==> try-nickel: inputs <==
Design breakout, start of the top module:
module breakout(
    input logic clk,
    input logic right,
    input logic left,
    input logic reset,
    output logic [2:0] red,
    output logic [2:0] green,
    output logic [2:0] blue,
    output logic hsync,
    output logic vsync
    );
logic [9:0] xpos;
logic [9:0] ypos;
vga signal_generator_inst(clk, reset, hsync, vsync, xpos, ypos);
game game_inst(clk, xpos, ypos, right, left, reset, red, green, blue);                                                                  
endmodule
make LEC_CHECK=0 ABC_AREA=1 CAP_MARGIN=0 CORE_MARGIN=2 CORE_UTILIZATION=72 CTS_CLUSTER_DIAMETER=343 CTS_CLUSTER_SIZE=32 GPL_ROUTABILITY_DRIVEN=0 PLACE_DENSITY_LB_ADDON=0.07 SETUP_SLACK_MARGIN=1.04 SLEW_MARGIN=20 TNS_END_PERCENT=60 finish   # period 3.6 ns
run.sh (not shown) runs the stock make flow with config.mk's settings and CLKGATE_MAP_FILE=.
==> try-harbor: changes against try-nickel <==
Settings changed: CAP_MARGIN 0 to 15, CTS_CLUSTER_DIAMETER 343 to not set, CTS_CLUSTER_SIZE 32 to not set, PLACE_DENSITY_LB_ADDON 0.07 to 0.02, SETUP_SLACK_MARGIN 1.04 to not set, SLEW_MARGIN 20 to 25, TNS_END_PERCENT 60 to not set.
==> flow/constraint.sdc (replaced) <==
create_clock -name core_clock -period 3.61 [get_ports {clk}]
set_input_delay 0.7220 -clock core_clock [delete_from_list [all_inputs] [get_ports {clk}]]
set_output_delay 0.7220 -clock core_clock [all_outputs]
set_load 0.01 [all_outputs]
==> try-indigo: changes against try-nickel <==
Settings changed: CAP_MARGIN 0 to 20, CTS_CLUSTER_DIAMETER 343 to not set, CTS_CLUSTER_SIZE 32 to not set, PLACE_DENSITY_LB_ADDON 0.07 to 0.02, SETUP_SLACK_MARGIN 1.04 to not set, SLEW_MARGIN 20 to 25, TNS_END_PERCENT 60 to not set.
==> flow/constraint.sdc (replaced) <==
create_clock -name core_clock -period 3.63 [get_ports {clk}]
set_input_delay 0.7260 -clock core_clock [delete_from_list [all_inputs] [get_ports {clk}]]
set_output_delay 0.7260 -clock core_clock [all_outputs]
set_load 0.01 [all_outputs]
==> Slide: Implementation Results <==
Run Summary

Run status
  – Status: complete, but fails checks
  – Layout Check Failures: setup timing

Flow run
  – Number of OpenROAD warnings: 37

Global routing
  – Initial antenna violation count: 0

Worst setup path
  – CP Depth: 21

Final timing
  – Worst setup margin: -0.457 ns
  – Final setup viols: 9

Power
  – Flop pwr share: 41.5%
-- figures above: try-harbor

==> Slide: Implementation Results <==
Run Summary

Final timing
  – Final setup viols: 9
  – Worst setup margin: -0.409 ns

Run status
  – Layout Check Failures: setup timing
  – Status: complete, but fails checks

Worst setup path
  – CP Depth: 21
-- figures above: try-nickel

==> Slide: Implementation Results <==
Run Summary

Power
  – Flop pwr share: 41.5%

Flow run
  – Number of OpenROAD warnings: 37

Final timing
  – Worst setup margin: -0.418 ns
  – Final setup viols: 9

Run status
  – Status: complete, but fails checks
  – Layout Check Failures: setup timing

Floorplanning
  – # IOs: 15

Worst setup path
  – CP Depth: 17

Global routing
  – Initial antenna violation count: 1
-- figures above: try-indigo


========
==> inputs of trial 69 <==
Starting RTL as in the previous note.
export LEC_CHECK = 0
export ABC_AREA = 1
export CAP_MARGIN = 0
export CORE_MARGIN = 2
export CORE_UTILIZATION = 72
export CTS_CLUSTER_DIAMETER = 344
export GPL_ROUTABILITY_DRIVEN = 0
export MIN_ROUTING_LAYER = met1
export PLACE_DENSITY_LB_ADDON = 0.07
export SLEW_MARGIN = 20
export TNS_END_PERCENT = 90
create_clock -name core_clock -period 3.94 [get_ports {clk}]
==> build 55 (differences from trial 69) <==
CAP_MARGIN = 20   (was 0)
CORE_UTILIZATION = 67   (was 72)
CTS_CLUSTER_DIAMETER = not set   (was 344)
GPL_ROUTABILITY_DRIVEN = not set   (was 0)
MIN_ROUTING_LAYER = not set   (was met1)
PLACE_DENSITY_LB_ADDON = not set   (was 0.07)
TNS_END_PERCENT = not set   (was 90)
==> flow/constraint.sdc (replaced) <==
create_clock -name core_clock -period 5.17 [get_ports {clk}]
set_input_delay 1.0340 -clock core_clock [delete_from_list [all_inputs] [get_ports {clk}]]
set_output_delay 1.0340 -clock core_clock [all_outputs]
set_load 0.01 [all_outputs]
==> build 31 (differences from trial 69) <==
CAP_MARGIN = 20   (was 0)
CORE_UTILIZATION = 61   (was 72)
CTS_CLUSTER_DIAMETER = 70   (was 344)
GPL_ROUTABILITY_DRIVEN = not set   (was 0)
TNS_END_PERCENT = 35   (was 90)
==> flow/constraint.sdc (replaced) <==
create_clock -name core_clock -period 4.8 [get_ports {clk}]
set_input_delay 0.9600 -clock core_clock [delete_from_list [all_inputs] [get_ports {clk}]]
set_output_delay 0.9600 -clock core_clock [all_outputs]
set_load 0.01 [all_outputs]
==> qor summary <==
quantity                                                                                  trial 69                              build 31                              build 55
Status                                                                  complete, but fails checks               complete, no violations               complete, no violations
Violated checks                                                               negative setup slack                                     -                                     -
Reg power frac                                                                               42.2%                                 41.4%                                 43.3%
Met1 GRT Util                                                                                51.9%                                 48.2%                                 49.9%
Final-layout clock buffer total                                                                 17                                    17                                    18
Hold Path Origin                                              game_inst.brick_alive61$_SDFFE_PP1P_  game_inst.brick_alive27$_SDFFE_PP1P_  game_inst.brick_alive33$_SDFFE_PP1P_
Count of cell instances traversed by the critical path                                          20                                    21                                    21
Sum of routed wire length over all layers                                                 34300 um                              33100 um                              32200 um
Pwr dens                                                                                310 mW/mm2                            264 mW/mm2                            239 mW/mm2
Filler Cells Inserted                                                                         1012                                  1687                                  1395
Static Leak                                                                                6.08 nW                               5.94 nW                               5.81 nW
Fraction of power spent switching nets                                                       31.6%                                 29.0%                                 29.4%
Final design utilization                                                                     82.4%                                 68.1%                                 73.1%
Setup slack of the most critical reg-to-reg path                                           0.38 ns                               1.10 ns                               1.30 ns
Buffer count excluding the clock tree in the final layout                                       89                                    56                                    37
Tot Pwr                                                                                    3.88 mW                               3.24 mW                               2.88 mW
Post-Route M1 WL                                                                          13200 um                              14800 um                              13400 um
Maximum number of pins on one net before global-route repair                                    62                                    62                                    65
Main power group                                                                 the clock network                     the clock network                      sequential cells
Final-layout worst hold slack                                                             0.445 ns                              0.446 ns                              0.446 ns
No activity file was given, so power comes from the tool's default toggle rates.
